Setup of P:
// dmc_top
module dmc_top (
    input         clk_i,
    input         rst_n_i,
    input         start_i,
    input         read_i,
    input         write_i,
    input  [31:0] address_i,
    input  [31:0] data_i,
    output [31:0] data_o,
    output        ready_o,
    output        mem_read_o,
    output        mem_write_o,
    output [31:0] mem_address_o,
    output [31:0] mem_data_o,
    input  [31:0] mem_data_i
);
make LEC_CHECK=0 ABC_AREA=1 CAP_MARGIN=10 CORE_ASPECT_RATIO=0.81 CORE_MARGIN=2 CORE_UTILIZATION=72 CTS_CLUSTER_DIAMETER=104 CTS_CLUSTER_SIZE=13 HOLD_SLACK_MARGIN=0.05 MIN_ROUTING_LAYER=met1 PLACE_DENSITY_LB_ADDON=0.02 SETUP_SLACK_MARGIN=0.31 SLEW_MARGIN=30 TNS_END_PERCENT=40 finish   # period 2.33 ns
run.sh (not shown) runs the stock make flow with config.mk's settings and CLKGATE_MAP_FILE=.
[P] flow finished | final checks: failed | reasons: setup timing
Inputs modified between P and Q:
==> flow/config.mk <==
export PLATFORM = sky130hd
export DESIGN_NAME = dmc_top
export DESIGN_NICKNAME = dmc_top
export VERILOG_FILES = /design/flow/design.v
export SDC_FILE = /design/flow/constraint.sdc
export NUM_CORES = 4
export LEC_CHECK = 0
export CAP_MARGIN = 20
export CORE_MARGIN = 2
export CORE_UTILIZATION = 40
export SLEW_MARGIN = 20
==> flow/constraint.sdc <==
create_clock -name core_clock -period 3.13 [get_ports {clk_i}]
set_input_delay 0.6260 -clock core_clock [delete_from_list [all_inputs] [get_ports {clk_i}]]
set_output_delay 0.6260 -clock core_clock [all_outputs]
set_load 0.01 [all_outputs]
==> results <==
- A timing endpoint of the critical path of cache.cache[3][119]$_DFFE_PP_ is what P shows, while cache.cache[2][72]$_DFFE_PP_ belongs to Q.
- As for a clean layout from P and Q, there is none.
- In Q the implementation ran to completion but is not tape-out ready, as the final checks report setup timing.
- P -> stages 100% | layout checks FAIL | setup timing
- Across both runs, global-route track usage on met2 was lower for Q than for P.
- Changes observed in Q relative to P: design area lost 2.4%, overall power consumption lost 20%, wire length reported by the detailed router lost 57000 um, combinational power lost 29%.
- Total routing usage reported by global routing on Q is down relative to P.
- What P reported for number of standard cells in the final layout excluding fillers has to be multiplied by 0.879 to get the figure for Q.
- Summary of the comparison: clock period minus final worst setup slack is higher in Q, relative to P.
Here is what was changed in the inputs of R compared with Q.
-- flow/config.mk --
<<< Q, line 8
export CAP_MARGIN = 20
export CORE_MARGIN = 2
export CORE_UTILIZATION = 40
export SLEW_MARGIN = 20
>>> R, line 8
export CAP_MARGIN = 20
export CORE_MARGIN = 2
export CORE_UTILIZATION = 68
export CTS_CLUSTER_SIZE = 29
export SLEW_MARGIN = 20
==> flow/constraint.sdc <==
create_clock -name core_clock -period 2.97 [get_ports {clk_i}]
set_input_delay 0.5940 -clock core_clock [delete_from_list [all_inputs] [get_ports {clk_i}]]
set_output_delay 0.5940 -clock core_clock [all_outputs]
set_load 0.01 [all_outputs]
Notes after the runs:
No crash in R: every stage finished, but the layout fails its final checks due to setup timing.
Compared with Q, R degrades total power.
Going from Q to R, clock power essentially unchanged, initial antenna violation count decreased 5, wire length increased 2.3%.
[inputs] S vs R
-- flow/config.mk --
<<< R, line 8
export CAP_MARGIN = 20
export CORE_MARGIN = 2
export CORE_UTILIZATION = 68
export CTS_CLUSTER_SIZE = 29
export SLEW_MARGIN = 20
>>> S, line 8
export CAP_MARGIN = 20
export CORE_MARGIN = 2
export CORE_UTILIZATION = 66
export SLEW_MARGIN = 20
==> flow/constraint.sdc <==
create_clock -name core_clock -period 4.03 [get_ports {clk_i}]
set_input_delay 0.8060 -clock core_clock [delete_from_list [all_inputs] [get_ports {clk_i}]]
set_output_delay 0.8060 -clock core_clock [all_outputs]
set_load 0.01 [all_outputs]
## What came out
S has completed all stages; timing, DRC and antenna checks passed.
Taking R as the reference, in S top fanout value on the critical path shows an increase of 20; design area shows a reduction of about 2.4%; worst supply voltage drop on vdd shows a reduction of 36%.
From S to R, synthesized area did not move at all.
Sort S and R by logic area asc -> top: S
For first-pass GRT wire length, S and R come out practically identical.
In S relative to R, total number of vias had gone down by a few percent.
Delta (S minus R): clock network fraction of total power picked up an extra 0.8 points; required time of the critical path went up.
### S -> T
-- flow/config.mk --
<<< S, line 8
export CAP_MARGIN = 20
export CORE_MARGIN = 2
export CORE_UTILIZATION = 66
export SLEW_MARGIN = 20
>>> T, line 8
export CAP_MARGIN = 20
export CORE_MARGIN = 2
export CORE_UTILIZATION = 16
export SLEW_MARGIN = 20
==> flow/constraint.sdc <==
create_clock -name core_clock -period 4.19 [get_ports {clk_i}]
set_input_delay 0.8380 -clock core_clock [delete_from_list [all_inputs] [get_ports {clk_i}]]
set_output_delay 0.8380 -clock core_clock [all_outputs]
set_load 0.01 [all_outputs]
## What came out
- T was carried through to the last stage, and its layout satisfied the timing, design-rule and antenna checks.
- S: no failed stages, no open violations at the end
- Utilization | T below S
- Floorplan row count is lower on S
- Delta (T minus S): transition time of the tightest slew-check pin fell by 31 ps; routed wire length climbed 16%.

* * *

Setup of run 1:
Starting RTL as in the previous note.
clock: 2.39 ns
lec_check: 0
cap_margin: 20
cell_pad_in_sites_global_placement: 0
core_aspect_ratio: 1.87
core_margin: 2
core_utilization: 47
place_density_lb_addon: 0.3
setup_slack_margin: 0.15
slew_margin: 20
The final report for run 1 shows a completed flow and a layout that fails verification, specifically setup timing.
### run 1 -> run 2
- a deleted CORE_ASPECT_RATIO that had been 1.87
- a change of CORE_UTILIZATION from 47 to 40
- a deleted PLACE_DENSITY_LB_ADDON that had been 0.3
- a deleted CELL_PAD_IN_SITES_GLOBAL_PLACEMENT that had been 0
- a change of the clock period (ns, I/O delays scaled along) from 2.39 to 4.19
## What came out
Relative to run 1, the met1 routed wirelength after detailed routing of run 2 is higher by 8100 µm.
Sequential power on run 2 is down relative to run 1.
Density: run 2 sparser than run 1
| post-route minimum period | run 2 vs run 1 | 0.48 ns higher |
Compared run 2 against run 1; biggest cell delay along the critical path within noise.
The final reports for run 2 and run 1 show global-route track usage on met3 lower in the former.
Against run 1, power consumption in run 2 came out better.
Summary — vertical die dimension, run 2 relative to run 1: lower, by 21%.
Run 2 finished every stage and its layout cleared the timing, design-rule and antenna checks.
Termination of the worst setup path: cache.cache[3][95] -> run 1, cache.cache[3][10] -> run 2
When the final numbers for run 1 and run 2 were put side by side, the buffer count from post-CTS setup fixing turned out to be smaller in run 2.
Modified inputs, run 3 compared to run 2
- CTS_CLUSTER_DIAMETER now 140, previously not set
- MAX_ROUTING_LAYER now met4, previously not set
- SETUP_SLACK_MARGIN no longer set, was 0.15
- GPL_TIMING_DRIVEN now 0, previously not set
- CELL_PAD_IN_SITES_DETAIL_PLACEMENT now 2, previously not set
- the clock period (ns, I/O delays scaled along) now 5.3, was 4.19
[summary]
- Re global-route usage: run 2 was lower than run 3.
- Of the two values seen for endpoint of the most critical setup path, controller.local_line[23] was produced by run 3 and cache.cache[3][10] by run 2.
- On number of clock buffers inserted by TritonCTS, run 2 and run 3 are basically level.
- Post-CTS clock slew at the launch and capture registers of the worst setup and hold paths essentially unchanged between run 2 and run 3.
- When the final numbers for run 2 and run 3 were put side by side, the number of endpoints failing setup at the final stage turned out to be greater in run 3.
- From the logs: run 3 reached the end of the flow and failed the layout checks with setup timing.
- Per the comparison of run 3 with run 2, detailed placer's ending HPWL up 66000 µm, hold slack down 0.017 ns, post-layout instance area up 1300 µm².
Modified inputs, run 4 compared to run 3
- removing CTS_CLUSTER_DIAMETER (formerly 140)
- setting SETUP_SLACK_MARGIN to 0.33 for the first time
- removing MAX_ROUTING_LAYER (formerly met4)
- changing CORE_UTILIZATION from 40 to 72
- removing CELL_PAD_IN_SITES_DETAIL_PLACEMENT (formerly 2)
- setting CTS_CLUSTER_SIZE to 41 for the first time
- removing GPL_TIMING_DRIVEN (formerly 0)
- changing the clock period (ns, I/O delays scaled along) from 5.3 to 2.33
Notes after the runs:
Of run 3 and run 4, not a single run came through the flow clean. In run 3 the implementation completed, yet the final layout does not meet the checks, the culprit being setup timing. Looking at last element of the critical path, the cache.cache[3][55] result is from run 4; the controller.local_line[23] one comes from run 3. Non-clock buffer instance count of the final layout is lower on run 3. Combinational gate power went up by more than 100% going from run 3 to run 4. Comparing run 4 and run 3, the higher final worst-path cycle share is on run 4. Relative to run 3, worst-path maximum fanout decreased by 3 in run 4. Run 4 gives less routed wire length than run 3 did. Run 4 ended up with a lower wire length of the first global-routing pass than run 3 did. Run comparison: run 3 topmost layer with routed signal wires met4; run 4 topmost layer with routed signal wires met5.
Input-level comparison between run 5 and run 4:
- ABC_AREA now 1, previously not set
- CTS_CLUSTER_SIZE no longer set, was 41
- SETUP_SLACK_MARGIN no longer set, was 0.33
- the clock period (ns, I/O delays scaled along) now 3.55, was 2.33
[summary]
- Per the final summary, run 5 finished and its layout is clean on timing, DRC and antenna.
- Relative to run 4, maximum frequency has gone down in run 5.
- Of the two values seen for path class of the lowest-slack min-delay path, in -> reg was produced by run 4 and reg -> reg by run 5.
- Of the two values seen for main kind of combinational logic by area, simple AND/OR/NAND/NOR gates was produced by run 5 and multiplexers by run 4.
- Worst setup path endpoint = cache.cache[3][55]: run 4; worst setup path endpoint = cache.data_o[23]: run 5
- | combined global-route utilization of all metal layers | run 5 vs run 4 | 1.1 points higher |
- Run 5 ends up with higher first-pass GRT wire length than run 4 does.
- Fraction of power consumed by sequential logic: run 5 > run 4

* * *

## before
dmc_top again, from the RTL that the note above started with.
==> flow/config.mk <==
export PLATFORM = sky130hd
export DESIGN_NAME = dmc_top
export DESIGN_NICKNAME = dmc_top
export VERILOG_FILES = /design/flow/design.v
export SDC_FILE = /design/flow/constraint.sdc
export NUM_CORES = 4
export LEC_CHECK = 0
export ABC_AREA = 1
export CAP_MARGIN = 20
export CELL_PAD_IN_SITES_DETAIL_PLACEMENT = 2
export CELL_PAD_IN_SITES_GLOBAL_PLACEMENT = 2
export CORE_ASPECT_RATIO = 0.56
export CORE_MARGIN = 4
export CORE_UTILIZATION = 40
export CTS_CLUSTER_DIAMETER = 140
export GPL_TIMING_DRIVEN = 0
export MAX_ROUTING_LAYER = met5
export MIN_ROUTING_LAYER = met2
export SETUP_SLACK_MARGIN = 1.54
export SLEW_MARGIN = 25
export TNS_END_PERCENT = 90
==> flow/constraint.sdc <==
create_clock -name core_clock -period 5.3 [get_ports {clk_i}]
set_input_delay 1.0600 -clock core_clock [delete_from_list [all_inputs] [get_ports {clk_i}]]
set_output_delay 1.0600 -clock core_clock [all_outputs]
set_load 0.01 [all_outputs]
Flow for before halted at 5_1_grt, error code GRT-0116.
The following lists how after was set up differently from before:
# before
export LEC_CHECK = 0
export ABC_AREA = 1
export CAP_MARGIN = 20
export CELL_PAD_IN_SITES_DETAIL_PLACEMENT = 2
export CELL_PAD_IN_SITES_GLOBAL_PLACEMENT = 2
export CORE_ASPECT_RATIO = 0.56
export CORE_MARGIN = 4
export CORE_UTILIZATION = 40
export CTS_CLUSTER_DIAMETER = 140
export GPL_TIMING_DRIVEN = 0
export MAX_ROUTING_LAYER = met5
export MIN_ROUTING_LAYER = met2
export SETUP_SLACK_MARGIN = 1.54
export SLEW_MARGIN = 25
export TNS_END_PERCENT = 90
create_clock -name core_clock -period 5.3 [get_ports {clk_i}]
# after
export LEC_CHECK = 0
export CAP_MARGIN = 20
export CORE_MARGIN = 2
export CORE_UTILIZATION = 72
export CTS_CLUSTER_SIZE = 29
export SETUP_SLACK_MARGIN = 0.3
export SLEW_MARGIN = 20
create_clock -name core_clock -period 2.33 [get_ports {clk_i}]
Notes after the runs:
Finished, but not clean: after, with setup timing. Changes observed in after relative to before: post-synthesis adder-cell area fraction closely matched the old numbers; die area went down 70000 µm². before → after: post-synthesis sequential area ratio increased by 1.2 points relative to the old numbers; number of buffers added for setup after CTS shows a reduction of 13; H-tree depth flat; area after synthesis dropped about 1.5%. Relative to before, total cells reported by yosys after synthesis decreased by 1387 in after. Number of instances in the synthesized netlist: after lower than before. after against before: total of cells resized after clock tree synthesis went down, total cell area at the placement stage down about 1.6%, chip width now smaller.

* * *

dmc_top again, from the RTL that the note above started with.
Settings: LEC_CHECK=0, ABC_AREA=1, CAP_MARGIN=10, CORE_ASPECT_RATIO=0.5, CORE_MARGIN=2, CORE_UTILIZATION=72, CTS_CLUSTER_DIAMETER=104, CTS_CLUSTER_SIZE=13, HOLD_SLACK_MARGIN=-0.08, MIN_ROUTING_LAYER=met1, PLACE_DENSITY_LB_ADDON=0.02, SETUP_SLACK_MARGIN=0.69, SLEW_MARGIN=30, TNS_END_PERCENT=40; clock period 2.33 ns.
The first run ran to the end with violations: setup timing.
==> next run, changes <==
ABC_AREA = unset   (was 1)
CAP_MARGIN = 20   (was 10)
CORE_ASPECT_RATIO = unset   (was 0.5)
CORE_UTILIZATION = 64   (was 72)
CTS_CLUSTER_DIAMETER = unset   (was 104)
CTS_CLUSTER_SIZE = unset   (was 13)
HOLD_SLACK_MARGIN = unset   (was -0.08)
MIN_ROUTING_LAYER = unset   (was met1)
PLACE_DENSITY_LB_ADDON = unset   (was 0.02)
SETUP_SLACK_MARGIN = unset   (was 0.69)
SLEW_MARGIN = 20   (was 30)
TNS_END_PERCENT = unset   (was 40)
The changed run ran to the end with violations: setup timing.
Hold slack improves by 0.012 ns.
Register-to-register slack degrades by 0.31 ns.
Design area came out lower by 1.0%.
Wire length came out lower by about 23%.
==> next run, changes <==
ABC_AREA = 1   (was unset)
CAP_MARGIN = 10   (was 20)
CORE_ASPECT_RATIO = 0.81   (was unset)
CORE_UTILIZATION = 72   (was 64)
CTS_CLUSTER_DIAMETER = 325   (was unset)
CTS_CLUSTER_SIZE = 20   (was unset)
HOLD_SLACK_MARGIN = 0.05   (was unset)
MIN_ROUTING_LAYER = met1   (was unset)
PLACE_DENSITY_LB_ADDON = 0.02   (was unset)
SETUP_SLACK_MARGIN = 0.31   (was unset)
SLEW_MARGIN = 30   (was 20)
TNS_END_PERCENT = 40   (was unset)
=>
- The new run finished but failed the layout checks on setup timing
- wire length grows by 40%
- cell area grows by 1.1%
- clock skew goes up by 0.022 ns
- cell count grows by 29%
- clock power went down by 33%
==> next run, changes <==
ABC_AREA = unset   (was 1)
CAP_MARGIN = 20   (was 10)
CORE_ASPECT_RATIO = unset   (was 0.81)
CORE_UTILIZATION = 40   (was 72)
CTS_CLUSTER_DIAMETER = unset   (was 325)
CTS_CLUSTER_SIZE = unset   (was 20)
HOLD_SLACK_MARGIN = unset   (was 0.05)
MIN_ROUTING_LAYER = unset   (was met1)
PLACE_DENSITY_LB_ADDON = unset   (was 0.02)
SETUP_SLACK_MARGIN = unset   (was 0.31)
SLEW_MARGIN = 20   (was 30)
TNS_END_PERCENT = unset   (was 40)
clock period = 4.19 ns   (was 2.33 ns; I/O delays follow)
After rerunning: The new run went through all stages and came out clean. Sequential power came out lower by well over a third. Global-route usage came out lower by 25 points. Worst hold slack improved by 0.028 ns.

* * *

dmc_top again, from the RTL that the note above started with.
clock: 2.33 ns
lec_check: 0
abc_area: 1
cap_margin: 40
core_aspect_ratio: 0.81
core_margin: 2
core_utilization: 72
cts_cluster_diameter: 373
cts_cluster_size: 13
hold_slack_margin: 0.05
min_routing_layer: met1
place_density_lb_addon: 0.07
setup_slack_margin: 0.31
slew_margin: 30
tns_end_percent: 40
The first run ran to the end with violations: setup timing.
Change:
==> flow/config.mk (replaced) <==
export PLATFORM = sky130hd
export DESIGN_NAME = dmc_top
export DESIGN_NICKNAME = dmc_top
export VERILOG_FILES = /design/flow/design.v
export SDC_FILE = /design/flow/constraint.sdc
export NUM_CORES = 4
export LEC_CHECK = 0
export ABC_AREA = 1
export CAP_MARGIN = 20
export CORE_MARGIN = 2
export CORE_UTILIZATION = 72
export CTS_CLUSTER_SIZE = 73
export PLACE_DENSITY = 0.65
export SETUP_SLACK_MARGIN = -0.13
export SLEW_MARGIN = 20
Effect: The new run completed, yet does not pass: setup timing. Wire length came out higher by roughly a tenth. Combinational power grows by roughly a tenth. Via count increases by a few percent. Final area went up by a few percent. Synthesized cell count does not change. Clock skew is about the same. Global-route usage is lower by 1.6 points. First-iteration DRC count came out higher by a little under a tenth. Maximum frequency grows by a few percent.
Change:
--- a/flow/config.mk
+++ b/flow/config.mk
@@ -13,3 +13,4 @@
 export PLACE_DENSITY = 0.65
-export SETUP_SLACK_MARGIN = -0.13
+export SETUP_SLACK_MARGIN = 0.68
 export SLEW_MARGIN = 20
+export TNS_END_PERCENT = 5
Result: The changed run completed and failed the layout checks on setup timing; combinational power came out lower by about 8%; clock power fell by about 2%; final area drops by 2.6%; utilization goes down by 2.4 points; worst hold slack gains 9.3 ps; clock-buffer cell count increases by 13; final cell count decreases by 1.0%; sequential power barely changes; setup slack gets better by 69 ps; synthesized cell count does not change; power fell by 0.85%.
Change:
--- a/flow/config.mk
+++ b/flow/config.mk
@@ -7,3 +7,2 @@
 export LEC_CHECK = 0
-export ABC_AREA = 1
 export CAP_MARGIN = 20
@@ -11,4 +10,4 @@
 export CORE_UTILIZATION = 72
-export CTS_CLUSTER_SIZE = 73
-export PLACE_DENSITY = 0.65
+export CTS_CLUSTER_SIZE = 41
+export PLACE_DENSITY = 0.36
 export SETUP_SLACK_MARGIN = 0.68
What happened:
- The changed run finished but fails on setup timing
- routed wire length is lower by 6.6%
- hold slack gains 24 ps
- final area falls by 2.1%
No activity file was given, so power comes from the tool's default toggle rates.
